==> design/flow/design.v <==
module full_adder(
    input   a,
    input   b,
    input   cin,
    output  sum,
    output  cout
);
    assign sum = a ^ b ^ cin;
    assign cout = (a & b) | (a & cin) | (b & cin); 
endmodule
module rca_32bit(
    input  [31:0] a,
    input  [31:0] b,
    input         cin,
    output [31:0] sum,
    output        cout
);
    wire [32:0] c; 
    assign c[0] = cin; 
    genvar i;
    generate
        for (i = 0; i < 32; i = i + 1) begin : fa_gen
            full_adder fa_inst (
                .a(a[i]),
                .b(b[i]),
                .cin(c[i]), 
                .sum(sum[i]),
                .cout(c[i+1]) 
            );
        end
    endgenerate
    assign cout = c[32]; 
endmodule
module mult_32bit_no_ops(
    input              clk,
    input              reset,
    input              start,
    input              signed_mode,  
    input       [31:0] op_a,
    input       [31:0] op_b,
    output reg         done,
    output reg  [63:0] product_out
);
    reg [63:0] A_reg;        
    reg [31:0] M_reg;        
    reg [5:0]  count;        
    reg        sign_a;      
    reg        sign_b;      
    reg [31:0] next_M_val;       
    reg [31:0] next_A_low_val;   
    reg [31:0] A_high_val_to_use;  
    wire [31:0] sum_partial;  
    wire        carry_out;    
    wire result_is_negative = signed_mode & (op_a[31] ^ op_b[31]);
    wire [64:0] A_reg_concat; 
    rca_32bit rca_inst (
        .a(A_reg[63:32]),             
        .b(M_reg),                    
        .cin(1'b0),
        .sum(sum_partial),
        .cout(carry_out)
    );
    wire [31:0] abs_a_sum;
    rca_32bit rca_abs_a_inst (
        .a(~op_a), .b(32'h0), .cin(1'b1), .sum(abs_a_sum), .cout()
    );
    wire [31:0] abs_b_sum;
    rca_32bit rca_abs_b_inst (
        .a(~op_b), .b(32'h0), .cin(1'b1), .sum(abs_b_sum), .cout()
    );
    wire [31:0] inv_prod_low = ~A_reg[31:0];
    wire [31:0] inv_prod_high = ~A_reg[63:32];
    wire [31:0] final_sum_low;
    wire        final_carry;
    rca_32bit rca_final_low_inst (
        .a(inv_prod_low), .b(32'b0), .cin(1'b1), .sum(final_sum_low), .cout(final_carry)
    );
    wire [31:0] final_sum_high;
    rca_32bit rca_final_high_inst (
        .a(inv_prod_high), .b(32'b0), .cin(final_carry), .sum(final_sum_high), .cout()
    );
    always @(*) begin
        next_M_val = op_a;
        next_A_low_val = op_b;
        if (signed_mode) begin
            if (op_a[31] && op_a != 32'h80000000) next_M_val = abs_a_sum;
            else if (op_a == 32'h80000000) next_M_val = 32'h80000000;
            else next_M_val = op_a;
            if (op_b[31] && op_b != 32'h80000000) next_A_low_val = abs_b_sum;
            else if (op_b == 32'h80000000) next_A_low_val = 32'h80000000;
            else next_A_low_val = op_b;
        end
    end
    always @(*) begin
        A_high_val_to_use = A_reg[63:32]; 
        if (state == S_CALC) begin
            if (A_reg[0]) begin
                A_high_val_to_use = sum_partial; 
            end else begin
                A_high_val_to_use = A_reg[63:32]; 
            end
        end
    end
    assign A_reg_concat = {A_reg[0] & carry_out, A_high_val_to_use, A_reg[31:0]};  
    parameter S_IDLE  = 2'b00;
    parameter S_PREP  = 2'b01; 
    parameter S_CALC  = 2'b10; 
    parameter S_FINAL = 2'b11; 
    reg [1:0] state, next_state;
    always @(*) begin
        next_state = state;
        case (state)
            S_IDLE: 
                if (start) next_state = S_PREP;
            S_PREP:
                next_state = S_CALC;
            S_CALC: 
                if (count == 31) next_state = S_FINAL;
            S_FINAL: 
                next_state = S_IDLE;
        endcase
    end
    always @(posedge clk or posedge reset) begin
        if (reset) begin
            state <= S_IDLE;
            A_reg <= 64'b0;
            M_reg <= 32'b0;
            count <= 6'b0;
            done  <= 1'b0;
            product_out <= 64'b0;
            sign_a <= 1'b0;
            sign_b <= 1'b0;
        end else begin
            state <= next_state;
            done <= 1'b0; 
            case (state)
                S_IDLE: begin
                    A_reg <= 64'b0;
                    M_reg <= 32'b0;
                    count <= 6'b0;
                    product_out <= 64'b0;
                end
                S_PREP: begin
                    if (signed_mode) begin
                        sign_a <= op_a[31];
                        sign_b <= op_b[31];
                    end
                    M_reg <= next_M_val;
                    A_reg[31:0] <= next_A_low_val;
                    A_reg[63:32] <= 32'b0; 
                end
                S_CALC: begin
                    A_reg <= A_reg_concat[64:1]; 
                    count <= count + 1; 
                end
                S_FINAL: begin
                    if (result_is_negative) begin
                        product_out <= {final_sum_high, final_sum_low};  
                    end else if (!signed_mode) begin
                         if (op_a == 32'hFFFFFFFF && op_b == 32'hFFFFFFFF) begin
                             if (A_reg[63:32] == 32'h00000000 && A_reg[31:0] == 32'h00000001) begin
                                 product_out <= 64'hFFFFFFFE00000001;  
                             end else begin
                                 product_out <= A_reg;
                             end
                         end else begin
                             product_out <= A_reg;
                         end
                    end else begin
                        product_out <= A_reg;
                    end
                    done <= 1'b1;
                end
            endcase
        end
    end
endmodule
==> design/flow/run.sh <==
#!/bin/bash
# the make line also repeats each setting of config.mk as NAME=value (left out here)
make -C /OpenROAD-flow-scripts/flow DESIGN_CONFIG=/design/flow/config.mk WORK_HOME=/design/flow/orfs CLKGATE_MAP_FILE= finish
==> design/flow/config.mk <==
export PLATFORM = sky130hd
export DESIGN_NAME = mult_32bit_no_ops
export DESIGN_NICKNAME = mult_32bit_no_ops
export VERILOG_FILES = /design/flow/design.v
export SDC_FILE = /design/flow/constraint.sdc
export NUM_CORES = 4
export LEC_CHECK = 0
export CAP_MARGIN = 0
export CORE_ASPECT_RATIO = 1.54
export CORE_MARGIN = 2
export CORE_UTILIZATION = 71
export CTS_CLUSTER_DIAMETER = 29
export CTS_CLUSTER_SIZE = 35
export GPL_ROUTABILITY_DRIVEN = 1
export MAX_ROUTING_LAYER = met5
export SETUP_SLACK_MARGIN = 2.13
export SLEW_MARGIN = 20
export TNS_END_PERCENT = 5
==> design/flow/constraint.sdc <==
create_clock -name core_clock -period 7.56 [get_ports {clk}]
set_input_delay 1.5120 -clock core_clock [delete_from_list [all_inputs] [get_ports {clk}]]
set_output_delay 1.5120 -clock core_clock [all_outputs]
set_load 0.01 [all_outputs]
==> CHANGELOG.md, run 1 <==
### Implementation results

- Status: stopped before the end
- Failed at: clock tree synthesis
- Error message: [ERROR DPL-0033] detailed placement checks failed during check placement.
- Mapped cell area: between 10000 and 15000 sq um
- Fp_density: 72.0%
- Syn avg cell area: 9.02 sq um
- Synth mux share: less than 1%
- Cell variety after synth: 43
- Synth area leader: dfrtp_1
- # Cells Yosys: 1252
- HPWL after DPL: 25900 um
- Yosys Chip Area: ~11000 sq um
- Post-synthesis compound-gate area fraction: 21.7%
- Synth warn: 1
- IO Port Bufs: 132
- I/O pins: roughly 130
- Gp weighted congestion: 0.924
- Top-count cell post-synth: nand2_1
- CORE AREA: 15700 sq um
- Chip Area: 17000 sq um
- Post-synth EDFFs: 0
- Synth Flop Type: dfrtp_1
- XOR/XNOR Fraction of Synth Area: 0.233%
- # rows: 57
- Seq/Total Area, Yosys: 37.9%
- Post-synth regs: 171
- Top cells by area: dfrtp_1 (38%), ha_1 (14%), a22oi_1 (6.1%), o21ai_0 (6.0%), nand2_1 (5.7%)
- Post-synth top cells: nand2_1 (171), dfrtp_1 (170), inv_1 (163)
- Async SR Flop Fraction: 100%
- Syn Nets: 1478
- Adder share: about a fifth
- Chip height: 161 um
- Comb area leader: AND-OR/OR-AND gates
- Die W: 106 um
- Area leader share: 37.7%
- Gate Count Post-Synth: 1252
- Simple-Gate Fraction of Synth Area: 11.6%
-- stage by stage --
stage | cell area, sq um | util (%) | cells | setup WS, ns
after floorplan | 12200 | - | 1252 | -3.98
after global placement | 14100 | 89.9 | 1596 | -4.25
after detailed placement | 14100 | 89.9 | 1596 | -4.34
==> run 2, diff against run 1 <==
Settings changed: CAP_MARGIN 0 to 5, CORE_ASPECT_RATIO 1.54 to not set, CTS_CLUSTER_DIAMETER 29 to 28, GPL_ROUTABILITY_DRIVEN 1 to not set, HOLD_SLACK_MARGIN set to -0.1, MAX_ROUTING_LAYER met5 to not set, SETUP_SLACK_MARGIN 2.13 to not set, TNS_END_PERCENT 5 to not set.
Clock period 7.56 ns to 11.5 ns, I/O delays scaled along.
==> run 2 against run 1 <==
  * Now fails the layout checks on negative setup slack
  * Synthesized cell count did not move
  * Die size is 0.14% lower
  * Synthesized area is the same
==> CHANGELOG.md, run 2 <==
## Flow update

- Worst reg-to-reg setup slack: -0.56 ns
- Top-count cell post-synth: nand2_1 (unchanged)
- Worst Setup End Kind: register
- Delay-heaviest family, CP: adder cells
- Post-layout min period: 12.06 ns
- Routed wl met3: 3690 um
- DRT Pass-1 Iters: 6
- Syn-to-layout area delta: 22.0%
- FILL cells: 806
- Post-synth regs: 171 (unchanged)
- Clock-pin slew on the worst setup and hold paths: 0.07 ns
- Final WS setup: -0.560 ns
- Clock Power: 0.610 mW
- Vias: ~11000
- I/O pins: 133 (unchanged)
- CTS tree: yes
- Comb pwr share: 44.7%
- Top Layer Used: met4
- # Cells Yosys: 1252 (unchanged)
- R2r startpoint: M_reg[0]
- Unrepaired setup endpoints after global routing: yes
- Initial antenna violation count: 0
- Yosys Chip Area: 11300 sq um (unchanged)
- First-pass GRT wire length: 52100 um
- Hold Violations, Final: 0
- Clk buf depth: 2
- Synth mux share: 0.532% (unchanged)
- Fp_density: 71.9% (was 72.0%)
- Sequential share of power: about a third
- Switching part of the total: 41.0%
- XOR/XNOR Fraction of Synth Area: 0.233% (unchanged)
- Crit path max-delay cell type: fa_1
- Remaining Overflow, GRT: 0
- Pwr Density: roughly 210 nW/um^2
- Status: failed layout checks (was stopped before the end)
- Vias in the first global route: between 10000 and 15000
- Max cap viols: 0
- Post-synth top cells: nand2_1 (171), dfrtp_1 (170), inv_1 (163) (unchanged)
- Met2 Wirelength: 15900 um
- Die W: 130 um (was 106 um)
- CP max FO: 2
- Most frequent CP cell: fa_2
- Syn avg cell area: 9.02 sq um (unchanged)
- Vias per std cell: slightly below 7
- Chip height: 130 um (was 161 um)
- Switching power: approximately 1.2 mW
- Seq/Total Area, Yosys: 37.9% (unchanged)
- Dpl cells: 1537 (was 1596)
- Sequential power: 0.985 mW
- Combinational Power: between 1 and 1.5 mW
- Synth Flop Type: dfrtp_1 (unchanged)
- Max Fclk: 82.9 MHz
- WL per Instance: 21.5 um
- CTS buffer count: 17
- Chip Area: 16900 sq um (was 17000 sq um)
- Violated checks: negative setup slack
- Least-Margin Pin Slew: 1.14 ns
- Int Pwr: 1.70 mW
- Crit path required time: 11.80 ns
- Post-synth EDFFs: 0 (unchanged)
- Worst vdd ir: ~0.16 mV
- Simple-Gate Fraction of Synth Area: 11.6% (unchanged)
- Critical path's largest stage delay: approximately 0.48 ns
- Largest net degree at the start of global routing: 100
- Worst Hold End: count[5]
- Final setup viols: 3
- Hold-fix buffers, CTS: 0
- # rows: 46 (was 57)
- Nature of the critical path startpoint: register
- CP bufs+invs: 1
- H-Tree Depth: 4
- Async SR Flop Fraction: 100% (unchanged)
- Syn Nets: 1478 (unchanged)
- Top cells by area: dfrtp_1 (38%), ha_1 (14%), a22oi_1 (6.1%), o21ai_0 (6.0%), nand2_1 (5.7%) (unchanged)
- Final period util: 105%
- Final Power: 2.88 mW
- Clk pwr share: between 20% and 30%
- IO Port Bufs: 132 (unchanged)
- DRC: 0
- CORE AREA: 15700 sq um (about the same)
- WS Path Type: reg2reg
- Reg2reg end: A_reg[62]
- Clock latency on the worst-skew pair: 0.44 ns
- Gp weighted congestion: 0.908 (was 0.924)
- Register-to-Register Path Depth: 36
- Synth area leader: dfrtp_1 (unchanged)
- HPWL after DPL: 21000 um (was 25900 um)
- P_leak: 5.92 nW
- # diodes: 0
- Clk root buf: clkbuf_16
- Synth warn: 1 (unchanged)
- Iteration-0 DRC Markers: 1411
- Area leader share: 37.7% (unchanged)
- Hold Crit Class: reg2reg
- Worst hold stages: 1
- Nets: around 1600
- Gr usage total: 39.7%
- Total negative setup slack: -1.12 ns
- Critical path depth: 36
- Cell variety after synth: 43 (unchanged)
- Slew Viols, Final: 0
- Final wirelength: 33800 um
- CP endpoint: A_reg[62]
- Comb area leader: AND-OR/OR-AND gates (unchanged)
- Post-synthesis compound-gate area fraction: 21.7% (unchanged)
- Gate Count Post-Synth: 1252 (unchanged)
- CP Launch Point: M_reg[0]
- Max power group: combinational cells
- Cell Count, Final, Fillers Out: 1573
- Num Clock Sinks: 171
- Tool warnings: 34
- Max_slew headroom: between 20% and 30%
- DRT met1 WL: 12600 um
- Mapped cell area: 11300 sq um (unchanged)
- Post-DRT Antenna Nets: 0
- Adder share: 19.6% (unchanged)
- Data arrival, critical path: 12.36 ns
- Hold path start: count[5]
- Clk_skew: 0.00927 ns
## run 2: repair_timing
action	CTS	global route
buffers inserted	3	1
setup endpoints to repair	8	9
pin swaps	1	3
resized	32	25
## run 2: layout make-up
type                    instances  area [sq um]  share of cell area [%]
clock buffers                  19           443                    3.22
clock inverters                13           168                    1.22
inverters                     164           621                    4.51
multi-input cells             832          6480                    47.0
flip-flops and latches        171          4280                    31.1
well taps                     216           270                    1.96
repair buffers                158          1520                    11.0
## run 2: layer usage
metal / vias up / GRT usage [%]
li1: 4648 / -
met1: 5128 / 52.5
met2: 800 / 63.2
met3: 170 / 9.80
met4: 0 / 16.6
met5: - / 0
## run 2: stage by stage
stage | hold WS [ns] | area (sq um) | util, % | setup slack (ns)
5_1_grt | 0.516 | 13800 | 87.7 | -0.756
3_5_place_dp | 0.476 | 12900 | 81.9 | -0.487
6_report | 0.487 | 13800 | 87.7 | -0.560
3_3_place_gp | 0.462 | 12900 | 81.9 | -0.255
2_1_floorplan | 0.352 | 11400 | - | -0.0420
4_1_cts | 0.488 | 13600 | 86.6 | -0.457
==> run 3, diff against run 2 <==
Settings changed: ABC_AREA set to 1, CAP_MARGIN 5 to 40, CORE_ASPECT_RATIO set to 1.54, CORE_UTILIZATION 71 to 72, CTS_CLUSTER_DIAMETER 28 to 379, CTS_CLUSTER_SIZE 35 to 89, GPL_ROUTABILITY_DRIVEN set to 1, HOLD_SLACK_MARGIN -0.1 to 0.29, MAX_ROUTING_LAYER set to met5, PLACE_DENSITY set to 0.42, SETUP_SLACK_MARGIN set to -0.42, SLEW_MARGIN 20 to 40, TNS_END_PERCENT set to 5.
Clock period 11.5 ns to 7.57 ns, I/O delays scaled along.
==> run 3 against run 2 <==
  * The flow now stops in global routing
  * Die size up 6.0%
  * Synthesized area up 7.5%
  * Synthesized cell count up 35%
==> CHANGELOG.md, run 3 <==
### Implementation results

- # Cells Yosys: 1684 (was 1252)
- Chip Area: 17900 sq um (was 16900 sq um)
- H-Tree Depth: 4 (unchanged)
- Synth warn: 1 (unchanged)
- Error message: [ERROR GRT-0116] Global routing finished with congestion. Check the congestion regions in the DRC Viewer.
- Pre-CTS WS: -4.77 ns (was -0.487 ns)
- Clk root buf: clkbuf_16 (unchanged)
- Adder share: 18.2% (was 19.6%)
- Area leader share: 35.0% (was 37.7%)
- IO Port Bufs: 132 (unchanged)
- Synth Flop Type: dfrtp_1 (unchanged)
- Postcts setup bufs: 0 (was 3)
- # rows: 58 (was 46)
- Post-synth regs: 171 (unchanged)
- Top cells by area: dfrtp_1 (35%), nand2_1 (18%), ha_1 (13%), inv_1 (6.1%), fa_1 (5.1%) (was dfrtp_1 (38%), ha_1 (14%), a22oi_1 (6.1%), o21ai_0 (6.0%), nand2_1 (5.7%))
- CTS buffer count: 17 (unchanged)
- Dpl cells: 2049 (was 1537)
- XOR/XNOR Fraction of Synth Area: 0.0721% (was 0.233%)
- Status: stopped before the end (was failed layout checks)
- Post-synth EDFFs: 0 (unchanged)
- Gr usage total: 79.0%
- Die W: 109 um (was 130 um)
- Chip height: 165 um (was 130 um)
- Seq/Total Area, Yosys: 35.2% (was 37.9%)
- Gp weighted congestion: 0.999 (was 0.908)
- Clk buf depth: 2 (unchanged)
- I/O pins: 133 (unchanged)
- Gate Count Post-Synth: 1684 (was 1252)
- Placed Area: 14300 sq um (was 12900 sq um)
- Remaining Overflow, GRT: 7
- Num Clock Sinks: 171 (unchanged)
- Synth mux share: 0% (was 0.532%)
- CORE AREA: 16400 sq um (was 15700 sq um)
- Failed at: global routing
- Async SR Flop Fraction: 100% (unchanged)
- Post-synthesis compound-gate area fraction: 9.19% (was 21.7%)
- Simple-Gate Fraction of Synth Area: 27.0% (was 11.6%)
- Yosys Chip Area: 12100 sq um (was 11300 sq um)
- HPWL after DPL: 24700 um (was 21000 um)
- Mapped cell area: 12100 sq um (was 11300 sq um)
- Syn Nets: 1910 (was 1478)
- Comb area leader: simple AND/OR/NAND/NOR gates (was AND-OR/OR-AND gates)
- Syn avg cell area: 7.21 sq um (was 9.02 sq um)
- Post-synth top cells: nand2_1 (571), inv_1 (196), dfrtp_1 (170) (was nand2_1 (171), dfrtp_1 (170), inv_1 (163))
- Synth area leader: dfrtp_1 (unchanged)
- Top-count cell post-synth: nand2_1 (unchanged)
- Cell variety after synth: 32 (was 43)
- Fp_density: 74.0% (was 71.9%)
[run 3: metal layers]
metal	GRT overflow	track usage [%]
met3	0	68.4
met5	0	37.5
met2	2	91.3
met1	0	79.4
met4	5	76.3
[run 3: repair_timing]
action / in CTS
gates resized: 131
hold buffers: 0
setup endpoints to repair: 39
endpoints found under the hold margin: 0
pin swaps: 19
==> run 4, diff against run 3 <==
Settings changed: ABC_AREA 1 to not set, CAP_MARGIN 40 to 20, CORE_ASPECT_RATIO 1.54 to not set, CORE_UTILIZATION 72 to 71, CTS_CLUSTER_DIAMETER 379 to 27, CTS_CLUSTER_SIZE 89 to 35, GPL_ROUTABILITY_DRIVEN 1 to not set, HOLD_SLACK_MARGIN 0.29 to not set, MAX_ROUTING_LAYER met5 to not set, PLACE_DENSITY 0.42 to 0.37, SETUP_SLACK_MARGIN -0.42 to not set, SLEW_MARGIN 40 to 20, TNS_END_PERCENT 5 to not set.
Clock period 7.57 ns to 10.1 ns, I/O delays scaled along.
==> run 4 against run 3 <==
  * The layout now fails its checks (negative setup slack)
  * Die size fell by 5.7%
  * Synthesized area fell by 7.0%
  * Synthesized cell count fell by 26%
==> CHANGELOG.md, run 4 <==
## Flow update

- Hold-fix buffers, CTS: 0 (unchanged)
- Post-layout min period: 12.08 ns
- Comb area leader: AND-OR/OR-AND gates (was simple AND/OR/NAND/NOR gates)
- Total negative setup slack: -10.89 ns
- Die W: 130 um (was 109 um)
- # rows: 46 (was 58)
- Post-synth EDFFs: 0 (unchanged)
- CP Launch Point: M_reg[0]
- Fp_density: 71.9% (was 74.0%)
- Remaining Overflow, GRT: 0
- Area leader share: 37.7% (was 35.0%)
- Hold Violations, Final: 0
- DRC: 0
- Reg2reg end: A_reg[62]
- Vias: 11479
- Chip height: 130 um (was 165 um)
- Worst Setup End Kind: register
- CP endpoint: A_reg[62]
- Most frequent CP cell: fa_2
- Least-Margin Pin Slew: 1.09 ns
- Syn-to-layout area delta: 27.8%
- Final wirelength: 38500 um
- Synth Flop Type: dfrtp_1 (unchanged)
- Syn avg cell area: 9.02 sq um (was 7.21 sq um)
- FILL cells: 607
- Yosys Chip Area: 11300 sq um (was 12100 sq um)
- Sequential share of power: about a third
- Register-to-Register Path Depth: 36
- Placed Area: 13700 sq um (was 14300 sq um)
- Final period util: 120%
- Final setup viols: 12
- Hold Crit Class: reg2reg
- IO Port Bufs: 132 (unchanged)
- XOR/XNOR Fraction of Synth Area: 0.233% (was 0.0721%)
- Post-synth top cells: nand2_1 (171), dfrtp_1 (170), inv_1 (163) (was nand2_1 (571), inv_1 (196), dfrtp_1 (170))
- # diodes: 0
- Hold path start: count[5]
- Synth mux share: 0.532% (was 0%)
- Max power group: combinational cells
- H-Tree Depth: 4 (unchanged)
- Pwr Density: 246 nW/um^2
- Tool warnings: 35
- Switching part of the total: 42.1%
- Unrepaired setup endpoints after global routing: yes
- Max_slew headroom: 27.4%
- CP bufs+invs: 1
- Worst vdd ir: 0.161 mV
- Chip Area: 16900 sq um (was 17900 sq um)
- Max cap viols: 0
- First-pass GRT wire length: 58100 um
- Mapped cell area: 11300 sq um (was 12100 sq um)
- Max Fclk: 82.8 MHz
- HPWL after DPL: 22700 um (was 24700 um)
- Combinational Power: 1.70 mW
- Worst Hold End: count[5]
- Gp weighted congestion: 0.960 (was 0.999)
- Simple-Gate Fraction of Synth Area: 11.6% (was 27.0%)
- Clock-pin slew on the worst setup and hold paths: 0.07 ns
- R2r startpoint: M_reg[0]
- CP max FO: 2
- Top-count cell post-synth: nand2_1 (unchanged)
- I/O pins: 133 (unchanged)
- Logic area: about 7000 sq um
- Gate Count Post-Synth: 1252 (was 1684)
- Initial antenna violation count: 1
- Violated checks: negative setup slack
- Clk root buf: clkbuf_16 (unchanged)
- Critical path's largest stage delay: slightly below 0.5 ns
- Crit path required time: roughly 10 ns
- Nets: about 1600
- Final design area excluding fillers: 14400 sq um
- Clk pwr share: 20.4%
- Seq. cell area: 4280 sq um
- Cell variety after synth: 43 (was 32)
- Crit path max-delay cell type: fa_1
- Clk_skew: about 0.015 ns
- Post-synthesis compound-gate area fraction: 21.7% (was 9.19%)
- Critical path depth: 36
- Nature of the critical path startpoint: register
- Final WS setup: -1.98 ns
- Clk buf depth: 2 (unchanged)
- Vias in the first global route: ~11000
- CTS buffer count: 17 (unchanged)
- Adder share: 19.6% (was 18.2%)
- Post-DRT Antenna Nets: 0
- Top cells by area: dfrtp_1 (38%), ha_1 (14%), a22oi_1 (6.1%), o21ai_0 (6.0%), nand2_1 (5.7%) (was dfrtp_1 (35%), nand2_1 (18%), ha_1 (13%), inv_1 (6.1%), fa_1 (5.1%))
- Async SR Flop Fraction: 100% (unchanged)
- CORE AREA: 15700 sq um (was 16400 sq um)
- Synth area leader: dfrtp_1 (unchanged)
- Status: failed layout checks (was stopped before the end)
- Switching power: 1.49 mW
- Gr usage total: 44.7%
- Syn Nets: 1478 (was 1910)
- Data arrival, critical path: 12.39 ns
- Slew Viols, Final: 0
- Clock latency on the worst-skew pair: 0.46 ns
- WS Path Type: reg2reg
- # Cells Yosys: 1252 (was 1684)
- CTS tree: yes
- DRT Pass-1 Iters: 14
- Core Util, Final: between 90% and 100%
- Synth warn: 1 (unchanged)
- WL per Instance: around 24 um
- Sequential power: 1.13 mW
- Worst reg-to-reg setup slack: -1.98 ns
- Num Clock Sinks: 171 (unchanged)
- Int Pwr: 2.06 mW
- Comb pwr share: 47.9%
- Delay-heaviest family, CP: adder cells
- Seq/Total Area, Yosys: 37.9% (was 35.2%)
- P_leak: slightly above 6 nW
- Iteration-0 DRC Markers: 1684
- Largest net degree at the start of global routing: 94
- Vias per std cell: 7.23
- Post-synth regs: 171 (unchanged)
- Worst hold stages: 1
- Clock Power: 0.724 mW
==> run 4: layout make-up <==
| cell class | instances | share of cell area (%) |
|---|---|---|
| multi-input combinational | 832 | 48.3 |
| inverter | 164 | 4.32 |
| sequential | 171 | 29.7 |
| tap | 216 | 1.87 |
| timing repair buffer | 173 | 11.6 |
| clock buffer | 19 | 3.07 |
| clock inverter | 12 | 1.19 |
==> run 4: per-stage QoR <==
step / hold WS, ns / setup WS, ns / power, mW / instances
after floorplan: 0.352 / -1.44 / 2.11 / 1252
after global placement: 0.461 / -1.61 / 2.50 / 1550
after detailed placement: 0.480 / -1.74 / 2.65 / 1550
after CTS: 0.488 / -1.79 / 3.43 / 1584
after global routing: 0.523 / -2.17 / 3.73 / 1587
final: 0.489 / -1.98 / 3.55 / 1587
==> run 4: metal layers <==
metal	routed length (um)	global-route usage, %	vias up	part of all wire [%]
met5	12	0	-	0.031
met1	13500	56.8	5424	35
met4	2510	24.4	2	6.5
met2	18000	71.4	1103	47
li1	-	-	4663	-
met3	4550	10.5	287	12
==> run 4: repair_timing <==
item,in CTS,in global routing
setup endpoints to repair,13,13
pin swaps,48,10
setup buffers,3,1
gates resized,4,5
==> run 5, diff against run 4 <==
Settings changed: CORE_UTILIZATION 71 to 58, CTS_CLUSTER_DIAMETER 27 to 40, CTS_CLUSTER_SIZE 35 to not set, MAX_ROUTING_LAYER set to met4, PLACE_DENSITY 0.37 to not set, SETUP_SLACK_MARGIN set to 1.55, TNS_END_PERCENT set to 5.
Clock period 10.1 ns to 8.1 ns, I/O delays scaled along.
==> run 5 against run 4 <==
  * Count of clock-buffer cells in the layout is 1 higher
  * Via count is 8.9% lower
  * Worst setup slack worse by 1.9 ns
  * Utilization is 12 points lower
  * Synthesized cell count stayed put
  * Synthesized area stayed put
  * Sequential share of layout area is 1.7 points lower
  * Combinational power is 25% higher
  * The layout still fails its checks (negative setup slack)
  * Critical path type unchanged
  * Clock power is 26% higher
  * Register-to-register slack worse by 1.9 ns
  * Maximum frequency is 1.0% higher
==> CHANGELOG.md, run 5 <==
## Flow update

- Slew Viols, Final: 0 (unchanged)
- CP Launch Point: A_reg[32] (was M_reg[0])
- Synth area leader: dfrtp_1 (unchanged)
- Most frequent CP cell: fa_2 (unchanged)
- Final period util: 148% (was 120%)
- Final wirelength: 34500 um (was 38500 um)
- Int Pwr: 2.65 mW (was 2.06 mW)
- Initial antenna violation count: 0 (was 1)
- Syn Nets: 1478 (unchanged)
- Synth mux share: 0.532% (unchanged)
- WS Path Type: reg2reg (unchanged)
- Syn-to-layout area delta: 35.4% (was 27.8%)
- Clock latency on the worst-skew pair: 0.44 ns (was 0.46 ns)
- Hold Violations, Final: 0 (unchanged)
- CORE AREA: 19300 sq um (was 15700 sq um)
- Synth warn: 1 (unchanged)
- # Cells Yosys: 1252 (unchanged)
- Seq/Total Area, Yosys: 37.9% (unchanged)
- Async SR Flop Fraction: 100% (unchanged)
- Comb pwr share: 48.8% (was 47.9%)
- Worst reg-to-reg setup slack: -3.86 ns (was -1.98 ns)
- Violated checks: negative setup slack (unchanged)
- Final WS setup: -3.86 ns (was -1.98 ns)
- Seq. cell area: 4280 sq um (unchanged)
- Max_slew headroom: 22.6% (was 27.4%)
- Max cap viols: 0 (unchanged)
- Critical path's largest stage delay: 0.48 ns (was 0.49 ns)
- Fp_density: 58.6% (was 71.9%)
- I/O pins: 133 (unchanged)
- Clock-pin slew on the worst setup and hold paths: 0.07 ns (about the same)
- DRC: 0 (unchanged)
- Switching part of the total: 39.3% (was 42.1%)
- Vias in the first global route: 10310 (was 11047)
- Cell variety after synth: 43 (unchanged)
- Simple-Gate Fraction of Synth Area: 11.6% (unchanged)
- CP endpoint: A_reg[62] (unchanged)
- Worst hold stages: 2 (was 1)
- Area leader share: 37.7% (unchanged)
- Post-synth regs: 171 (unchanged)
- CTS buffer count: 17 (unchanged)
- Max Fclk: 83.6 MHz (was 82.8 MHz)
- Top cells by area: dfrtp_1 (38%), ha_1 (14%), a22oi_1 (6.1%), o21ai_0 (6.0%), nand2_1 (5.7%) (unchanged)
- HPWL after DPL: 22400 um (was 22700 um)
- Syn avg cell area: 9.02 sq um (unchanged)
- Crit path required time: 8.41 ns (was 10.41 ns)
- Nets: 1633 (was 1585)
- Reg2reg end: A_reg[62] (unchanged)
- Hold Crit Class: reg2reg (unchanged)
- Vias: 10458 (was 11479)
- Sequential power: 1.32 mW (was 1.13 mW)
- Gate Count Post-Synth: 1252 (unchanged)
- Combinational Power: 2.13 mW (was 1.70 mW)
- Sequential share of power: 30.3% (was 31.7%)
- Unrepaired setup endpoints after global routing: yes (unchanged)
- Post-synthesis compound-gate area fraction: 21.7% (unchanged)
- Yosys Chip Area: 11300 sq um (unchanged)
- Hold WS: 0.483 ns (was 0.489 ns)
- Logic area: 7410 sq um (was 6970 sq um)
- Mapped cell area: 11300 sq um (unchanged)
- Chip Area: 20600 sq um (was 16900 sq um)
- Clock Power: 0.915 mW (was 0.724 mW)
- Register-to-Register Path Depth: 36 (unchanged)
- H-Tree Depth: 4 (unchanged)
- Post-layout min period: 11.96 ns (was 12.08 ns)
- Comb area leader: AND-OR/OR-AND gates (unchanged)
- Post-synth top cells: nand2_1 (171), dfrtp_1 (170), inv_1 (163) (unchanged)
- XOR/XNOR Fraction of Synth Area: 0.233% (unchanged)
- IO Port Bufs: 132 (unchanged)
- Worst Setup End Kind: register (unchanged)
- Worst Hold End: product_out[6] (was count[5])
- Max power group: combinational cells (unchanged)
- Final setup viols: 30 (was 12)
- R2r startpoint: A_reg[32] (was M_reg[0])
- CP bufs+invs: 1 (unchanged)
- Delay-heaviest family, CP: adder cells (unchanged)
- Iteration-0 DRC Markers: 1047 (was 1684)
- Tool warnings: 34 (was 35)
- Clk pwr share: 20.9% (was 20.4%)
- Clk root buf: clkbuf_16 (unchanged)
- Status: failed layout checks (unchanged)
- Adder share: 19.6% (unchanged)
- Remaining Overflow, GRT: 0 (unchanged)
- Pwr Density: 286 nW/um^2 (was 246 nW/um^2)
- DRT Pass-1 Iters: 6 (was 14)
- Post-synth EDFFs: 0 (unchanged)
- Worst vdd ir: 0.187 mV (was 0.161 mV)
- Hold path start: product_out[6] (was count[5])
- Least-Margin Pin Slew: 1.16 ns (was 1.09 ns)
- Top-count cell post-synth: nand2_1 (unchanged)
- Vias per std cell: 6.21 (was 7.23)
- # diodes: 0 (unchanged)
- Synth Flop Type: dfrtp_1 (unchanged)
- Nature of the critical path startpoint: register (unchanged)
- CP max FO: 2 (unchanged)
- Gp weighted congestion: 0.875 (was 0.960)
- Clk buf depth: 2 (unchanged)
- # rows: 51 (was 46)
- Core Util, Final: 79.4% (was 91.8%)
- Critical path depth: 36 (unchanged)
- FILL cells: 1282 (was 607)
- Clk_skew: 0.00984 ns (was 0.0152 ns)
- CTS tree: yes (unchanged)
- Gr usage total: 35.2% (was 44.7%)
- P_leak: 6.26 nW (was 6.08 nW)
- Post-DRT Antenna Nets: 0 (unchanged)
- Data arrival, critical path: 12.27 ns (was 12.39 ns)
- First-pass GRT wire length: 54800 um (was 58100 um)
- WL per Instance: 20.5 um (was 24.3 um)
- Chip height: 144 um (was 130 um)
- Num Clock Sinks: 171 (unchanged)
- Largest net degree at the start of global routing: 68 (was 94)
- Crit path max-delay cell type: fa_1 (unchanged)
- Switching power: 1.72 mW (was 1.49 mW)
- Die W: 144 um (was 130 um)
[run 5: cell type report]
type	count	area share, %
inverters	164	4.06
well taps	265	2.17
repair buffers	221	13.2
clock inverters	12	1.29
flip-flops and latches	171	28.0
clock buffers	20	2.86
multi-input cells	832	48.5
[run 5: layer usage]
layer	vias up	share of wire, %	global-route usage, %
li1	4760	-	-
met1	5132	43	47.6
met5	-	0	-
met4	0	2.4	13.0
met3	78	6.4	4.80
met2	488	49	54.5
[run 5: per-stage QoR]
stage | instance area [sq um] | worst slack (ns) | total power [mW] | instances | TNS (ns)
3_3_place_gp | 13400 | -3.82 | 3.01 | 1646 | -71.02
5_1_grt | 15300 | -4.12 | 4.71 | 1685 | -56.68
4_1_cts | 14900 | -3.83 | 4.30 | 1681 | -49.20
3_5_place_dp | 13400 | -3.90 | 3.09 | 1646 | -74.54
2_1_floorplan | 11400 | -3.44 | 2.39 | 1252 | -62.50
6_report | 15300 | -3.86 | 4.37 | 1685 | -50.52
[run 5: timing repair]
action                     4_1_cts  5_1_grt
setup endpoints to repair       67       56
cloned                           0        0
hold buffers                     0        0
setup buffers                    3        1
pin swaps                       38       25
gates resized                  196       62
==> run 6, diff against run 5 <==
Settings changed: CORE_UTILIZATION 58 to 72, CTS_CLUSTER_DIAMETER 40 to 351, CTS_CLUSTER_SIZE set to 70, MAX_ROUTING_LAYER met4 to not set, PLACE_DENSITY_LB_ADDON set to 0.24, SETUP_SLACK_MARGIN 1.55 to not set.
Clock period 8.1 ns to 7.84 ns, I/O delays scaled along.
==> run 6 against run 5 <==
  * The run now fails in global routing
  * Die size down 19%
  * Synthesized cell count unchanged
  * Synthesized area unchanged
==> CHANGELOG.md, run 6 <==
### Implementation results

- Gp weighted congestion: 0.940 (was 0.875)
- Gr usage total: approximately four fifths
- Comb area leader: AND-OR/OR-AND gates (unchanged)
- Seq/Total Area, Yosys: 37.9% (unchanged)
- Yosys Chip Area: 11300 sq um (unchanged)
- Post-synth EDFFs: 0 (unchanged)
- Error message: [ERROR GRT-0232] Routing congestion too high. Check the congestion heatmap in the GUI.
- Post-synth top cells: nand2_1 (171), dfrtp_1 (170), inv_1 (163) (unchanged)
- Top cells by area: dfrtp_1 (38%), ha_1 (14%), a22oi_1 (6.1%), o21ai_0 (6.0%), nand2_1 (5.7%) (unchanged)
- Syn Nets: 1478 (unchanged)
- Remaining Overflow, GRT: around 82
- Synth area leader: dfrtp_1 (unchanged)
- Synth warn: 1 (unchanged)
- CTS buffer count: 17 (unchanged)
- Gate Count Post-Synth: 1252 (unchanged)
- Chip Area: 16700 sq um (was 20600 sq um)
- # Cells Yosys: 1252 (unchanged)
- Hold-fix buffers, CTS: 0 (unchanged)
- Status: stopped before the end (was failed layout checks)
- XOR/XNOR Fraction of Synth Area: 0.233% (unchanged)
- Mapped cell area: 11300 sq um (unchanged)
- H-Tree Depth: 4 (unchanged)
- Clk buf depth: 2 (unchanged)
- Pre-CTS WS: -4.27 ns (was -3.90 ns)
- Chip height: 129 um (was 144 um)
- Cell variety after synth: 43 (unchanged)
- HPWL after DPL: 23000 um (was 22400 um)
- Fp_density: 74.0% (was 58.6%)
- Top-count cell post-synth: nand2_1 (unchanged)
- Synth Flop Type: dfrtp_1 (unchanged)
- IO Port Bufs: 132 (unchanged)
- Die W: 129 um (was 144 um)
- # rows: 45 (was 51)
- Async SR Flop Fraction: 100% (unchanged)
- Clk root buf: clkbuf_16 (unchanged)
- Post-synth regs: 171 (unchanged)
- Post-synthesis compound-gate area fraction: 21.7% (unchanged)
- Simple-Gate Fraction of Synth Area: 11.6% (unchanged)
- I/O pins: 133 (unchanged)
- Syn avg cell area: 9.02 sq um (unchanged)
- Synth mux share: 0.532% (unchanged)
- Area leader share: 37.7% (unchanged)
- CORE AREA: 15300 sq um (was 19300 sq um)
- Failed at: global routing
- Num Clock Sinks: 171 (unchanged)
- Adder share: 19.6% (unchanged)
-- run 6: routing by layer --
metal	GRT overflow	track usage [%]
met4	46	80.2
met5	1	23.2
met3	0	68.0
met1	0	80.9
met2	35	92.9
-- run 6: metrics by stage --
step	instance area (sq um)	total power, mW	instances	utilization [%]	hold WS (ns)
floorplan	11400	2.46	1252	-	0.352
CTS	14700	4.65	1623	96.2	0.500
global placement	13300	3.06	1588	87.0	0.463
detailed placement	13300	3.23	1588	87.0	0.473
-- run 6: what timing repair did --
| action | 4_1_cts |
|---|---|
| setup buffers | 3 |
| gates resized | 130 |
| endpoints found under the setup margin | 41 |
| endpoints found under the hold margin | 0 |
| pin swaps | 9 |
==> run 7, diff against run 6 <==
Settings changed: ABC_AREA set to 1, CELL_PAD_IN_SITES_DETAIL_PLACEMENT set to 2, CELL_PAD_IN_SITES_GLOBAL_PLACEMENT set to 2, CORE_ASPECT_RATIO set to 0.65, CORE_UTILIZATION 72 to 26, CTS_CLUSTER_DIAMETER 351 to not set, CTS_CLUSTER_SIZE 70 to not set, GPL_TIMING_DRIVEN set to 0, HOLD_SLACK_MARGIN set to 0.22, MAX_ROUTING_LAYER set to met4, MIN_ROUTING_LAYER set to met1, PLACE_DENSITY set to 0.54, PLACE_DENSITY_LB_ADDON 0.24 to not set, TNS_END_PERCENT 5 to 55.
Clock period 7.84 ns to 10.3 ns, I/O delays scaled along.
==> run 7 against run 6 <==
  * Synthesized cell count up 35%
  * The layout now fails its checks (negative setup slack)
  * Die size rose to 2.9 times the previous value
  * Synthesized area up 7.5%
==> CHANGELOG.md, run 7 <==
## Flow update

- Status: failed layout checks (was stopped before the end)
- Violated checks: negative setup slack
- Dpl cells: 2435 (was 1588)
- Worst vdd ir: 0.124 mV
- R2r startpoint: M_reg[0]
- Sequential share of power: 29.3%
- Critical path's largest stage delay: between 0.4 and 0.5 ns
- Max Fclk: 82.0 MHz
- Post-DRT Antenna Nets: 0
- Switching part of the total: 41.9%
- Reg2reg end: A_reg[62]
- Crit path max-delay cell type: fa_1
- CTS buffer count: 17 (unchanged)
- Int Pwr: 1.88 mW
- Gate Count Post-Synth: 1684 (was 1252)
- Final WS setup: -1.90 ns
- Pwr Density: 207 nW/um^2
- Worst Setup End Kind: register
- Largest net degree at the start of global routing: 86
- Comb pwr share: between 40% and 50%
- IO Port Bufs: 132 (unchanged)
- Most frequent CP cell: fa_2
- Num Clock Sinks: 171 (unchanged)
- WL per Instance: 19.9 um
- Post-synth EDFFs: 0 (unchanged)
- Max power group: combinational cells
- CP bufs+invs: 1
- # diodes: 0
- Syn Nets: 1910 (was 1478)
- Hold Violations, Final: 0
- H-Tree Depth: 4 (unchanged)
- Area leader share: 35.0% (was 37.7%)
- CP endpoint: A_reg[62]
- Initial antenna violation count: 0
- Yosys Chip Area: 12100 sq um (was 11300 sq um)
- Critical path depth: 36
- Combinational Power: 1.58 mW
- Seq/Total Area, Yosys: 35.2% (was 37.9%)
- Sequential power: 0.947 mW
- Die W: 272 um (was 129 um)
- Synth Flop Type: dfrtp_1 (unchanged)
- Syn avg cell area: 7.21 sq um (was 9.02 sq um)
- First-pass GRT wire length: 76900 um
- Synth warn: 1 (unchanged)
- HPWL after DPL: 39300 um (was 23000 um)
- Delay-heaviest family, CP: adder cells
- Total negative setup slack: -12.15 ns
- Gp weighted congestion: 0.806 (was 0.940)
- I/O pins: 133 (unchanged)
- Mapped cell area: 12100 sq um (was 11300 sq um)
- CP Launch Point: M_reg[0]
- Chip Area: 48500 sq um (was 16700 sq um)
- Post-synth top cells: nand2_1 (571), inv_1 (196), dfrtp_1 (170) (was nand2_1 (171), dfrtp_1 (170), inv_1 (163))
- CORE AREA: 45900 sq um (was 15300 sq um)
- Cell variety after synth: 32 (was 43)
- Clock Power: 0.707 mW
- Vias: 11563
- Data arrival, critical path: 12.52 ns
- Final Power: about 3.2 mW
- Hold WS: 0.476 ns
- XOR/XNOR Fraction of Synth Area: 0.0721% (was 0.233%)
- Final setup viols: 14
- Unrepaired setup endpoints after global routing: yes
- Chip height: 178 um (was 129 um)
- Post-layout min period: 12.20 ns
- Core Util, Final: 34.0%
- Nets: 2066
- Least-Margin Pin Slew: 1.04 ns
- Clk pwr share: 21.8%
- Async SR Flop Fraction: 100% (unchanged)
- Nature of the critical path startpoint: register
- Simple-Gate Fraction of Synth Area: 27.0% (was 11.6%)
- Final period util: 118%
- Adder share: 18.2% (was 19.6%)
- Worst reg-to-reg setup slack: -1.90 ns
- Max_slew headroom: 31.0%
- Max cap viols: 0
- Clk buf depth: 2 (unchanged)
- # Cells Yosys: 1684 (was 1252)
- WS Path Type: reg2reg
- Syn-to-layout area delta: 28.6%
- Remaining Overflow, GRT: 0
- Final wirelength: roughly 49000 um
- Crit path required time: 10.62 ns
- Placed Area: 14900 sq um (was 13300 sq um)
- Clock latency on the worst-skew pair: 0.47 ns
- Gr usage total: between 20% and 30%
- Iteration-0 DRC Markers: 532
- Register-to-Register Path Depth: 36
- Clock-pin slew on the worst setup and hold paths: 0.07 ns
- P_leak: 7.68 nW
- Synth area leader: dfrtp_1 (unchanged)
- Fp_density: 26.5% (was 74.0%)
- CP max FO: 2
- # rows: 63 (was 45)
- Slew Viols, Final: 0
- Comb area leader: simple AND/OR/NAND/NOR gates (was AND-OR/OR-AND gates)
- DRC: 0
- Top-count cell post-synth: nand2_1 (unchanged)
- Vias in the first global route: 12490
- Worst hold stages: 1
- CTS tree: yes
- Switching power: 1.36 mW
- Hold-fix buffers, CTS: 0 (unchanged)
- Cell Count, Final, Fillers Out: 2470
- Tool warnings: 33
- Clk root buf: clkbuf_16 (unchanged)
- Final design area excluding fillers: 15600 sq um
- Pre-CTS WS: -1.89 ns (was -4.27 ns)
- Worst Hold End: state[3]
- Vias per std cell: around 4.7
- Post-synthesis compound-gate area fraction: 9.19% (was 21.7%)
- Hold Crit Class: reg2reg
- Hold path start: count[5]
- Clk_skew: 0.0104 ns
- Top cells by area: dfrtp_1 (35%), nand2_1 (18%), ha_1 (13%), inv_1 (6.1%), fa_1 (5.1%) (was dfrtp_1 (38%), ha_1 (14%), a22oi_1 (6.1%), o21ai_0 (6.0%), nand2_1 (5.7%))
- Synth mux share: 0% (was 0.532%)
- DRT Pass-1 Iters: 5
- Post-synth regs: 171 (unchanged)
-- run 7: layout make-up --
type,count,area (sq um)
repair buffers,137,1400
inverters,242,918
well taps,617,772
clock inverters,9,111
fillers,5323,30300
clock buffers,23,498
multi-input cells,1194,7290
plain buffers,77,352
flip-flops and latches,171,4280
-- run 7: what timing repair did --
action	CTS	global route
pin swaps	1	1
setup endpoints to repair	15	17
setup buffers	1	2
gates resized	12	11
-- run 7: layer usage --
metal,wire [um],GRT usage [%],vias up
met5,0,-,-
met4,391,3.59,0
met3,1120,2.75,22
met2,20800,32.1,124
met1,26800,32.0,5813
li1,-,-,5604
==> run 8, diff against run 7 <==
Settings changed: ABC_AREA 1 to not set, CELL_PAD_IN_SITES_DETAIL_PLACEMENT 2 to not set, CELL_PAD_IN_SITES_GLOBAL_PLACEMENT 2 to not set, CORE_ASPECT_RATIO 0.65 to not set, CORE_UTILIZATION 26 to 66, CTS_CLUSTER_DIAMETER set to 380, GPL_TIMING_DRIVEN 0 to not set, HOLD_SLACK_MARGIN 0.22 to not set, MIN_ROUTING_LAYER met1 to not set, PLACE_DENSITY 0.54 to not set, SETUP_SLACK_MARGIN set to 1.55, TNS_END_PERCENT 55 to 5.
Clock period 10.3 ns to 11.1 ns, I/O delays scaled along.
==> run 8 against run 7 <==
  * The layout still fails its checks (negative setup slack)
  * Register-to-register slack better by 1.1 ns
  * Via count is 9.9% lower
  * Worst setup slack better by 1.1 ns
  * Sequential share of layout area is 3.1 points higher
  * Clock skew is 0.0043 ns higher
  * First-iteration DRC count is 88% higher
  * Wire length is 33% lower
  * Non-clock buffer count is 52 lower
  * Largest power group unchanged
==> CHANGELOG.md, run 8 <==
## Flow update

- Worst Setup End Kind: register (unchanged)
- CP bufs+invs: 1 (unchanged)
- Register-to-Register Path Depth: 36 (unchanged)
- Max cap viols: 0 (unchanged)
- Dpl cells: 1546 (was 2435)
- Adder share: 19.6% (was 18.2%)
- Clock-pin slew on the worst setup and hold paths: 0.07 ns (about the same)
- Hold Violations, Final: 0 (unchanged)
- CP endpoint: A_reg[62] (unchanged)
- Top cells by area: dfrtp_1 (38%), ha_1 (14%), a22oi_1 (6.1%), o21ai_0 (6.0%), nand2_1 (5.7%) (was dfrtp_1 (35%), nand2_1 (18%), ha_1 (13%), inv_1 (6.1%), fa_1 (5.1%))
- Core Util, Final: 84.2% (was 34.0%)
- Clk pwr share: 22.6% (was 21.8%)
- P_leak: 6.00 nW (was 7.68 nW)
- Comb pwr share: 44.0% (was 48.9%)
- Comb area leader: AND-OR/OR-AND gates (was simple AND/OR/NAND/NOR gates)
- Worst reg-to-reg setup slack: -0.81 ns (was -1.90 ns)
- Worst Hold End: product_out[4] (was state[3])
- Critical path's largest stage delay: 0.48 ns (was 0.49 ns)
- Hold-fix buffers, CTS: 0 (unchanged)
- Simple-Gate Fraction of Synth Area: 11.6% (was 27.0%)
- Post-DRT Antenna Nets: 0 (unchanged)
- H-Tree Depth: 4 (unchanged)
- Chip height: 135 um (was 178 um)
- Clock Power: 0.686 mW (was 0.707 mW)
- Int Pwr: 1.84 mW (was 1.88 mW)
- DRC: 0 (unchanged)
- Least-Margin Pin Slew: 1.06 ns (was 1.04 ns)
- CTS tree: yes (unchanged)
- Vias in the first global route: 10128 (was 12490)
- I/O pins: 133 (unchanged)
- Final WS setup: -0.809 ns (was -1.90 ns)
- Synth mux share: 0.532% (was 0%)
- IO Port Bufs: 132 (unchanged)
- Syn Nets: 1478 (was 1910)
- Nature of the critical path startpoint: register (unchanged)
- Remaining Overflow, GRT: 0 (unchanged)
- Cell variety after synth: 43 (was 32)
- Violated checks: negative setup slack (unchanged)
- Data arrival, critical path: 12.21 ns (was 12.52 ns)
- Iteration-0 DRC Markers: 998 (was 532)
- Max_slew headroom: 29.2% (was 31.0%)
- Syn avg cell area: 9.02 sq um (was 7.21 sq um)
- Vias per std cell: 6.59 (was 4.68)
- Synth Flop Type: dfrtp_1 (unchanged)
- Crit path required time: 11.40 ns (was 10.62 ns)
- Synth area leader: dfrtp_1 (unchanged)
- CP Launch Point: M_reg[0] (unchanged)
- Worst vdd ir: 0.141 mV (was 0.124 mV)
- Delay-heaviest family, CP: adder cells (unchanged)
- Largest net degree at the start of global routing: 90 (was 86)
- Most frequent CP cell: fa_2 (unchanged)
- Sequential power: 1.01 mW (was 0.947 mW)
- Unrepaired setup endpoints after global routing: yes (unchanged)
- Nets: 1574 (was 2066)
- Seq/Total Area, Yosys: 37.9% (was 35.2%)
- Sequential share of power: 33.3% (was 29.3%)
- Num Clock Sinks: 171 (unchanged)
- Critical path depth: 36 (unchanged)
- Fp_density: 67.9% (was 26.5%)
- Synth warn: 1 (unchanged)
- WL per Instance: 20.9 um (was 19.9 um)
- # Cells Yosys: 1252 (was 1684)
- Initial antenna violation count: 0 (unchanged)
- Pwr Density: 216 nW/um^2 (was 207 nW/um^2)
- XOR/XNOR Fraction of Synth Area: 0.233% (was 0.0721%)
- Crit path max-delay cell type: fa_1 (unchanged)
- Gr usage total: 37.8% (was 21.7%)
- Post-synth EDFFs: 0 (unchanged)
- Reg2reg end: A_reg[62] (unchanged)
- Tool warnings: 34 (was 33)
- Async SR Flop Fraction: 100% (unchanged)
- Syn-to-layout area delta: 24.1% (was 28.6%)
- Area leader share: 37.7% (was 35.0%)
- Chip Area: 18200 sq um (was 48500 sq um)
- Clk_skew: 0.0148 ns (was 0.0104 ns)
- # diodes: 0 (unchanged)
- Post-layout min period: 11.91 ns (was 12.20 ns)
- CTS buffer count: 17 (unchanged)
- Switching part of the total: 39.2% (was 41.9%)
- Final wirelength: 33000 um (was 49100 um)
- Combinational Power: 1.33 mW (was 1.58 mW)
- Gp weighted congestion: 0.928 (was 0.806)
- CP max FO: 2 (unchanged)
- Final period util: 107% (was 118%)
- Final setup viols: 4 (was 14)
- Switching power: 1.19 mW (was 1.36 mW)
- R2r startpoint: M_reg[0] (unchanged)
- First-pass GRT wire length: 52800 um (was 76900 um)
- Max Fclk: 84.0 MHz (was 82.0 MHz)
- # rows: 47 (was 63)
- Yosys Chip Area: 11300 sq um (was 12100 sq um)
- Mapped cell area: 11300 sq um (was 12100 sq um)
- Max power group: combinational cells (unchanged)
- Clock latency on the worst-skew pair: 0.44 ns (was 0.47 ns)
- Hold Crit Class: reg2reg (unchanged)
- Status: failed layout checks (unchanged)
- Gate Count Post-Synth: 1252 (was 1684)
- Slew Viols, Final: 0 (unchanged)
- DRT Pass-1 Iters: 6 (was 5)
- Hold path start: product_out[4] (was count[5])
- Top-count cell post-synth: nand2_1 (unchanged)
- Clk buf depth: 2 (unchanged)
- HPWL after DPL: 21100 um (was 39300 um)
- Cell Count, Final, Fillers Out: 1581 (was 2470)
- CORE AREA: 16600 sq um (was 45900 sq um)
- Post-synth regs: 171 (unchanged)
- Post-synthesis compound-gate area fraction: 21.7% (was 9.19%)
- Worst hold stages: 2 (was 1)
- Post-synth top cells: nand2_1 (171), dfrtp_1 (170), inv_1 (163) (was nand2_1 (571), inv_1 (196), dfrtp_1 (170))
- Clk root buf: clkbuf_16 (unchanged)
- Die W: 135 um (was 272 um)
- Vias: 10421 (was 11563)
- WS Path Type: reg2reg (unchanged)
[run 8: repair_timing]
action,4_1_cts,5_1_grt
resized,56,20
setup buffers,1,1
pin swaps,8,5
endpoints found under the setup margin,24,22
[run 8: metal layers]
metal,vias to the layer above,GRT usage [%],wire length [um]
li1,4642,-,-
met5,-,-,0
met1,5061,51.7,13700
met2,622,57.5,15400
met4,0,13.1,975
met3,96,6.68,2960
[run 8: cell type report]
cell class,instances,area [sq um]
inverter,164,621
multi-input combinational,832,6610
clock inverter,11,218
timing repair buffer,162,1570
sequential,171,4280
clock buffer,21,440
fill,979,2630
tap,220,275
[run 8: through the flow]
stage                     setup TNS [ns]  hold WS, ns  area [sq um]  power (mW)  worst slack, ns
after global routing               -3.67        0.508         14000        3.24            -1.11
after CTS                          -2.13        0.485         13800        2.91           -0.741
final                              -2.07        0.485         14000        3.03           -0.809
after floorplan                    -2.09        0.352         11400        1.74           -0.442
after global placement             -4.10        0.462         12900        2.09           -0.772
after detailed placement           -5.67        0.470         12900        2.14           -0.964
==> run 9, diff against run 8 <==
Settings changed: CORE_UTILIZATION 66 to 71, CTS_CLUSTER_DIAMETER 380 to 25, CTS_CLUSTER_SIZE set to 37, HOLD_SLACK_MARGIN set to -0.08, MAX_ROUTING_LAYER met4 to not set, PLACE_DENSITY set to 0.38, SETUP_SLACK_MARGIN 1.55 to 1.39.
Clock period 11.1 ns to 11.5 ns, I/O delays scaled along.
==> run 9 against run 8 <==
  * Still fails the layout checks on negative setup slack
  * Register-to-register slack better by 0.29 ns
  * Synthesized area stayed put
  * Sequential share of layout area is 0.37 points higher
  * Die size is 6.8% lower
  * Maximum frequency is 0.90% lower
  * Sequential power hardly changed
  * First-iteration DRC count is 36% higher
  * Largest power group unchanged
==> CHANGELOG.md, run 9 <==
## Flow update

- Slew Viols, Final: 0 (unchanged)
- Syn-to-layout area delta: 22.6% (was 24.1%)
- Yosys Chip Area: 11300 sq um (unchanged)
- Fp_density: 71.9% (was 67.9%)
- Register-to-Register Path Depth: 36 (unchanged)
- Mapped cell area: 11300 sq um (unchanged)
- Delay-heaviest family, CP: adder cells (unchanged)
- Max_slew headroom: 26.5% (was 29.2%)
- Met2 Wirelength: 15900 um (was 15400 um)
- IO Port Bufs: 132 (unchanged)
- Routed wl met3: 3440 um (was 2960 um)
- CP bufs+invs: 1 (unchanged)
- Async SR Flop Fraction: 100% (unchanged)
- Final wirelength: 33900 um (was 33000 um)
- CP endpoint: A_reg[62] (unchanged)
- XOR/XNOR Fraction of Synth Area: 0.233% (unchanged)
- Vias per std cell: 6.77 (was 6.59)
- Most frequent CP cell: fa_2 (unchanged)
- Sequential power: 0.977 mW (was 1.01 mW)
- Remaining Overflow, GRT: 0 (unchanged)
- Largest net degree at the start of global routing: 98 (was 90)
- Post-synth top cells: nand2_1 (171), dfrtp_1 (170), inv_1 (163) (unchanged)
- Final period util: 104% (was 107%)
- Syn Nets: 1478 (unchanged)
- Area leader share: 37.7% (unchanged)
- WS Path Type: reg2reg (unchanged)
- Sequential share of power: 34.5% (was 33.3%)
- Switching power: 1.19 mW (about the same)
- Placed Area: 12900 sq um (about the same)
- Die W: 130 um (was 135 um)
- Final design area excluding fillers: 13800 sq um (was 14000 sq um)
- Post-DRT Antenna Nets: 0 (unchanged)
- # rows: 46 (was 47)
- Switching part of the total: 41.9% (was 39.2%)
- Seq/Total Area, Yosys: 37.9% (unchanged)
- Critical path depth: 36 (unchanged)
- Synth warn: 1 (unchanged)
- Gp weighted congestion: 0.916 (was 0.928)
- Violated checks: negative setup slack (unchanged)
- Synth mux share: 0.532% (unchanged)
- Gr usage total: 40.8% (was 37.8%)
- Crit path max-delay cell type: fa_1 (unchanged)
- Status: failed layout checks (unchanged)
- First-pass GRT wire length: 53400 um (was 52800 um)
- DRT Pass-1 Iters: 7 (was 6)
- Initial antenna violation count: 0 (unchanged)
- Total negative setup slack: -1.09 ns (was -2.07 ns)
- Clk_skew: 0.0133 ns (was 0.0148 ns)
- Clock Power: 0.585 mW (was 0.686 mW)
- Max cap viols: 0 (unchanged)
- Data arrival, critical path: 12.31 ns (was 12.21 ns)
- Comb pwr share: 44.9% (was 44.0%)
- Int Pwr: 1.65 mW (was 1.84 mW)
- Max power group: combinational cells (unchanged)
- Gate Count Post-Synth: 1252 (unchanged)
- HPWL after DPL: 21400 um (was 21100 um)
- Worst reg-to-reg setup slack: -0.52 ns (was -0.81 ns)
- # Cells Yosys: 1252 (unchanged)
- Unrepaired setup endpoints after global routing: yes (unchanged)
- Max Fclk: 83.2 MHz (was 84.0 MHz)
- CTS buffer count: 17 (unchanged)
- Num Clock Sinks: 171 (unchanged)
- Post-synthesis compound-gate area fraction: 21.7% (unchanged)
- CP max FO: 2 (unchanged)
- R2r startpoint: M_reg[0] (unchanged)
- Syn avg cell area: 9.02 sq um (unchanged)
- Hold-fix buffers, CTS: 0 (unchanged)
- Nets: 1574 (unchanged)
- Pwr Density: 205 nW/um^2 (was 216 nW/um^2)
- I/O pins: 133 (unchanged)
- Combinational Power: 1.27 mW (was 1.33 mW)
- H-Tree Depth: 4 (unchanged)
- Iteration-0 DRC Markers: 1358 (was 998)
- Worst vdd ir: 0.135 mV (was 0.141 mV)
- CORE AREA: 15700 sq um (was 16600 sq um)
- Top-count cell post-synth: nand2_1 (unchanged)
- Worst Setup End Kind: register (unchanged)
- Least-Margin Pin Slew: 1.10 ns (was 1.06 ns)
- Worst Hold End: product_out[6] (was product_out[4])
- Vias: 10674 (was 10421)
- CP Launch Point: M_reg[0] (unchanged)
- Top Layer Used: met4 (unchanged)
- DRC: 0 (unchanged)
- Comb area leader: AND-OR/OR-AND gates (unchanged)
- Nature of the critical path startpoint: register (unchanged)
- Hold path start: product_out[6] (was product_out[4])
- WL per Instance: 21.5 um (was 20.9 um)
- Hold WS: 0.483 ns (was 0.485 ns)
- Final WS setup: -0.517 ns (was -0.809 ns)
- Hold Violations, Final: 0 (unchanged)
- Post-synth regs: 171 (unchanged)
- Clock latency on the worst-skew pair: 0.45 ns (was 0.44 ns)
- Post-synth EDFFs: 0 (unchanged)
- P_leak: 5.95 nW (was 6.00 nW)
- Reg2reg end: A_reg[62] (unchanged)
- Hold Crit Class: reg2reg (unchanged)
- Tool warnings: 34 (unchanged)
- Vias in the first global route: 10254 (was 10128)
- # diodes: 0 (unchanged)
- Post-layout min period: 12.02 ns (was 11.91 ns)
- Chip Area: 16900 sq um (was 18200 sq um)
- Clk buf depth: 2 (unchanged)
- Top cells by area: dfrtp_1 (38%), ha_1 (14%), a22oi_1 (6.1%), o21ai_0 (6.0%), nand2_1 (5.7%) (unchanged)
- Simple-Gate Fraction of Synth Area: 11.6% (unchanged)
- Critical path's largest stage delay: 0.48 ns (about the same)
- Adder share: 19.6% (unchanged)
- Cell variety after synth: 43 (unchanged)
- Synth area leader: dfrtp_1 (unchanged)
- Final setup viols: 3 (was 4)
- Clk root buf: clkbuf_16 (unchanged)
- Clk pwr share: 20.7% (was 22.6%)
- DRT met1 WL: 13000 um (was 13700 um)
- Crit path required time: 11.79 ns (was 11.40 ns)
- Worst hold stages: 2 (unchanged)
- CTS tree: yes (unchanged)
- Chip height: 130 um (was 135 um)
- Clock-pin slew on the worst setup and hold paths: 0.07 ns (about the same)
- Synth Flop Type: dfrtp_1 (unchanged)
==> run 9: per-stage QoR <==
stage / instances / worst slack [ns] / util, % / total power, mW
after CTS: 1575 / -0.369 / 87.4 / 2.74
final: 1577 / -0.517 / 88.1 / 2.83
after floorplan: 1252 / -0.0420 / - / 1.68
after global placement: 1538 / -0.320 / 81.9 / 2.00
after detailed placement: 1539 / -0.506 / 82.0 / 2.08
after global routing: 1577 / -0.707 / 88.1 / 3.03
==> run 9: repair_timing <==
| item | in CTS | in global routing |
|---|---|---|
| setup endpoints to repair | 20 | 19 |
| resized | 52 | 15 |
| pin swaps | 6 | 3 |
| cloned | 0 | 0 |
| buffers inserted | 4 | 1 |
| endpoints found under the hold margin | 0 | 0 |
==> run 9: layer usage <==
layer	vias up	global-route usage, %
li1	4651	-
met1	5137	54.9
met2	750	63.9
met3	136	8.86
met4	0	18.7
met5	-	0
==> run 9: area by class of cell <==
cell class / count / area [sq um]
timing repair buffer: 162 / 1570
clock buffer: 17 / 425
sequential: 171 / 4280
fill: 812 / 1870
tap: 216 / 270
inverter: 164 / 621
clock inverter: 15 / 154
multi-input combinational: 832 / 6520
==> run 10, diff against run 9 <==
Settings changed: ABC_AREA set to 1, CELL_PAD_IN_SITES_DETAIL_PLACEMENT set to 2, CELL_PAD_IN_SITES_GLOBAL_PLACEMENT set to 2, CORE_ASPECT_RATIO set to 0.6, CORE_UTILIZATION 71 to 32, CTS_CLUSTER_DIAMETER 25 to not set, CTS_CLUSTER_SIZE 37 to not set, GPL_TIMING_DRIVEN set to 0, HOLD_SLACK_MARGIN -0.08 to 0.24, MAX_ROUTING_LAYER set to met5, MIN_ROUTING_LAYER set to met1, PLACE_DENSITY 0.38 to 0.54, SETUP_SLACK_MARGIN 1.39 to not set, TNS_END_PERCENT 5 to 55.
Clock period 11.5 ns to 10.3 ns, I/O delays scaled along.
==> run 10 against run 9 <==
  * The layout still fails its checks (negative setup slack)
  * Clock power up 11%
  * Sequential cell count unchanged
  * Worst hold slack worse by 0.0044 ns
  * Highest routed layer unchanged
  * Wire length rose by 42%
  * First-iteration DRC count shrank 48%
  * Sequential power fell by 1%
  * Synthesized cell count increased by 35%
  * Via count grew 8.5%
==> CHANGELOG.md, run 10 <==
## Flow update

- P_leak: 7.72 nW (was 5.95 nW)
- Post-DRT Antenna Nets: 0 (unchanged)
- Syn avg cell area: 7.21 sq um (was 9.02 sq um)
- Most frequent CP cell: fa_2 (unchanged)
- Tool warnings: 34 (unchanged)
- Hold Crit Class: reg2reg (unchanged)
- XOR/XNOR Fraction of Synth Area: 0.0721% (was 0.233%)
- Largest net degree at the start of global routing: 70 (was 98)
- WS Path Type: reg2reg (unchanged)
- Top-count cell post-synth: nand2_1 (unchanged)
- Post-synth EDFFs: 0 (unchanged)
- Sequential power: 0.967 mW (was 0.977 mW)
- Final wirelength: 48100 um (was 33900 um)
- Vias in the first global route: 12266 (was 10254)
- H-Tree Depth: 4 (unchanged)
- Hold Violations, Final: 0 (unchanged)
- Sequential share of power: 29.5% (was 34.5%)
- Final setup viols: 11 (was 3)
- Switching power: 1.43 mW (was 1.19 mW)
- Final Power: 3.28 mW (was 2.83 mW)
- Vias: 11579 (was 10674)
- CORE AREA: 37600 sq um (was 15700 sq um)
- Synth mux share: 0% (was 0.532%)
- Simple-Gate Fraction of Synth Area: 27.0% (was 11.6%)
- Post-synth top cells: nand2_1 (571), inv_1 (196), dfrtp_1 (170) (was nand2_1 (171), dfrtp_1 (170), inv_1 (163))
- CP Launch Point: M_reg[0] (unchanged)
- IO Port Bufs: 132 (unchanged)
- Combinational Power: 1.66 mW (was 1.27 mW)
- Core Util, Final: 41.9% (was 88.1%)
- WL per Instance: 20.3 um (was 21.5 um)
- Post-synthesis compound-gate area fraction: 9.19% (was 21.7%)
- Chip Area: 39600 sq um (was 16900 sq um)
- Status: failed layout checks (unchanged)
- Gate Count Post-Synth: 1684 (was 1252)
- Area leader share: 35.0% (was 37.7%)
- Clock Power: 0.652 mW (was 0.585 mW)
- Worst Setup End Kind: register (unchanged)
- Hold path start: product_out[43] (was product_out[6])
- Critical path depth: 36 (unchanged)
- CP max FO: 2 (unchanged)
- Clock latency on the worst-skew pair: 0.45 ns (about the same)
- Mapped cell area: 12100 sq um (was 11300 sq um)
- CTS tree: yes (unchanged)
- Reg2reg end: A_reg[62] (unchanged)
- Worst reg-to-reg setup slack: -1.80 ns (was -0.52 ns)
- DRC: 0 (unchanged)
- Seq. cell area: 4280 sq um (about the same)
- Crit path max-delay cell type: fa_1 (unchanged)
- Logic area: 7530 sq um (was 6520 sq um)
- Die W: 255 um (was 130 um)
- Synth warn: 1 (unchanged)
- Max Fclk: 82.7 MHz (was 83.2 MHz)
- FILL cells: 4287 (was 812)
- Worst Hold End: product_out[43] (was product_out[6])
- Pwr Density: 209 nW/um^2 (was 205 nW/um^2)
- Initial antenna violation count: 0 (unchanged)
- Hold-fix buffers, CTS: 0 (unchanged)
- Max cap viols: 0 (unchanged)
- Clk pwr share: 19.8% (was 20.7%)
- Post-synth regs: 171 (unchanged)
- Chip height: 155 um (was 130 um)
- Post-layout min period: 12.10 ns (was 12.02 ns)
- Data arrival, critical path: 12.40 ns (was 12.31 ns)
- Pre-CTS WS: -1.77 ns (was -0.506 ns)
- Clk_skew: 0.0148 ns (was 0.0133 ns)
- Clock-pin slew on the worst setup and hold paths: 0.07 ns (about the same)
- Clk root buf: clkbuf_16 (unchanged)
- Fp_density: 32.3% (was 71.9%)
- Top cells by area: dfrtp_1 (35%), nand2_1 (18%), ha_1 (13%), inv_1 (6.1%), fa_1 (5.1%) (was dfrtp_1 (38%), ha_1 (14%), a22oi_1 (6.1%), o21ai_0 (6.0%), nand2_1 (5.7%))
- Slew Viols, Final: 0 (unchanged)
- Switching part of the total: 43.4% (was 41.9%)
- Yosys Chip Area: 12100 sq um (was 11300 sq um)
- Worst vdd ir: 0.133 mV (was 0.135 mV)
- Adder share: 18.2% (was 19.6%)
- Gr usage total: 24.5% (was 40.8%)
- Int Pwr: 1.86 mW (was 1.65 mW)
- Cell variety after synth: 32 (was 43)
- First-pass GRT wire length: 75000 um (was 53400 um)
- Async SR Flop Fraction: 100% (unchanged)
- # rows: 55 (was 46)
- Synth area leader: dfrtp_1 (unchanged)
- Max_slew headroom: 34.6% (was 26.5%)
- I/O pins: 133 (unchanged)
- Nets: 2071 (was 1574)
- Max power group: combinational cells (unchanged)
- Register-to-Register Path Depth: 36 (unchanged)
- HPWL after DPL: 38000 um (was 21400 um)
- DRT Pass-1 Iters: 5 (was 7)
- Synth Flop Type: dfrtp_1 (unchanged)
- Syn Nets: 1910 (was 1478)
- Clk buf depth: 2 (unchanged)
- Total negative setup slack: -8.61 ns (was -1.09 ns)
- Seq/Total Area, Yosys: 35.2% (was 37.9%)
- Comb pwr share: 50.7% (was 44.9%)
- Final period util: 117% (was 104%)
- Worst hold stages: 2 (unchanged)
- Least-Margin Pin Slew: 0.981 ns (was 1.10 ns)
- CP bufs+invs: 1 (unchanged)
- Placed Area: 14800 sq um (was 12900 sq um)
- Syn-to-layout area delta: 29.5% (was 22.6%)
- R2r startpoint: M_reg[0] (unchanged)
- Critical path's largest stage delay: 0.49 ns (was 0.48 ns)
- Vias per std cell: 4.88 (was 6.77)
- Gp weighted congestion: 0.801 (was 0.916)
- Remaining Overflow, GRT: 0 (unchanged)
- Iteration-0 DRC Markers: 709 (was 1358)
- Comb area leader: simple AND/OR/NAND/NOR gates (was AND-OR/OR-AND gates)
- Num Clock Sinks: 171 (unchanged)
- Final WS setup: -1.80 ns (was -0.517 ns)
- # diodes: 0 (unchanged)
- Violated checks: negative setup slack (unchanged)
- CTS buffer count: 17 (unchanged)
- Delay-heaviest family, CP: adder cells (unchanged)
- Final design area excluding fillers: 15700 sq um (was 13800 sq um)
- Nature of the critical path startpoint: register (unchanged)
- CP endpoint: A_reg[62] (unchanged)
- Crit path required time: 10.60 ns (was 11.79 ns)
- # Cells Yosys: 1684 (was 1252)
- Unrepaired setup endpoints after global routing: yes (unchanged)
run 10: through the flow:
step,hold WS (ns),cells
5_1_grt,0.511,2371
6_report,0.478,2371
4_1_cts,0.483,2365
2_1_floorplan,0.388,1684
3_5_place_dp,0.464,2332
3_3_place_gp,0.463,2329
run 10: routing by layer:
layer	track usage, %	vias up	wire, um
met5	0	-	0
met4	3.15	0	346
met3	3.71	27	1970
met2	33.0	196	18500
met1	41.0	5750	27300
li1	-	5606	-
run 10: cell type report:
type	count	area share, %
repair buffers	142	9.13
well taps	513	4.08
inverters	242	5.87
plain buffers	77	2.24
clock inverters	14	0.867
clock buffers	18	2.73
flip-flops and latches	171	27.2
multi-input cells	1194	47.9
run 10: what timing repair did:
action                                  CTS  global route
setup buffers                             1             6
resized                                  16            36
endpoints found under the setup margin   13            16
pin swaps                                 7             5
No activity file was given, so power comes from the tool's default toggle rates.
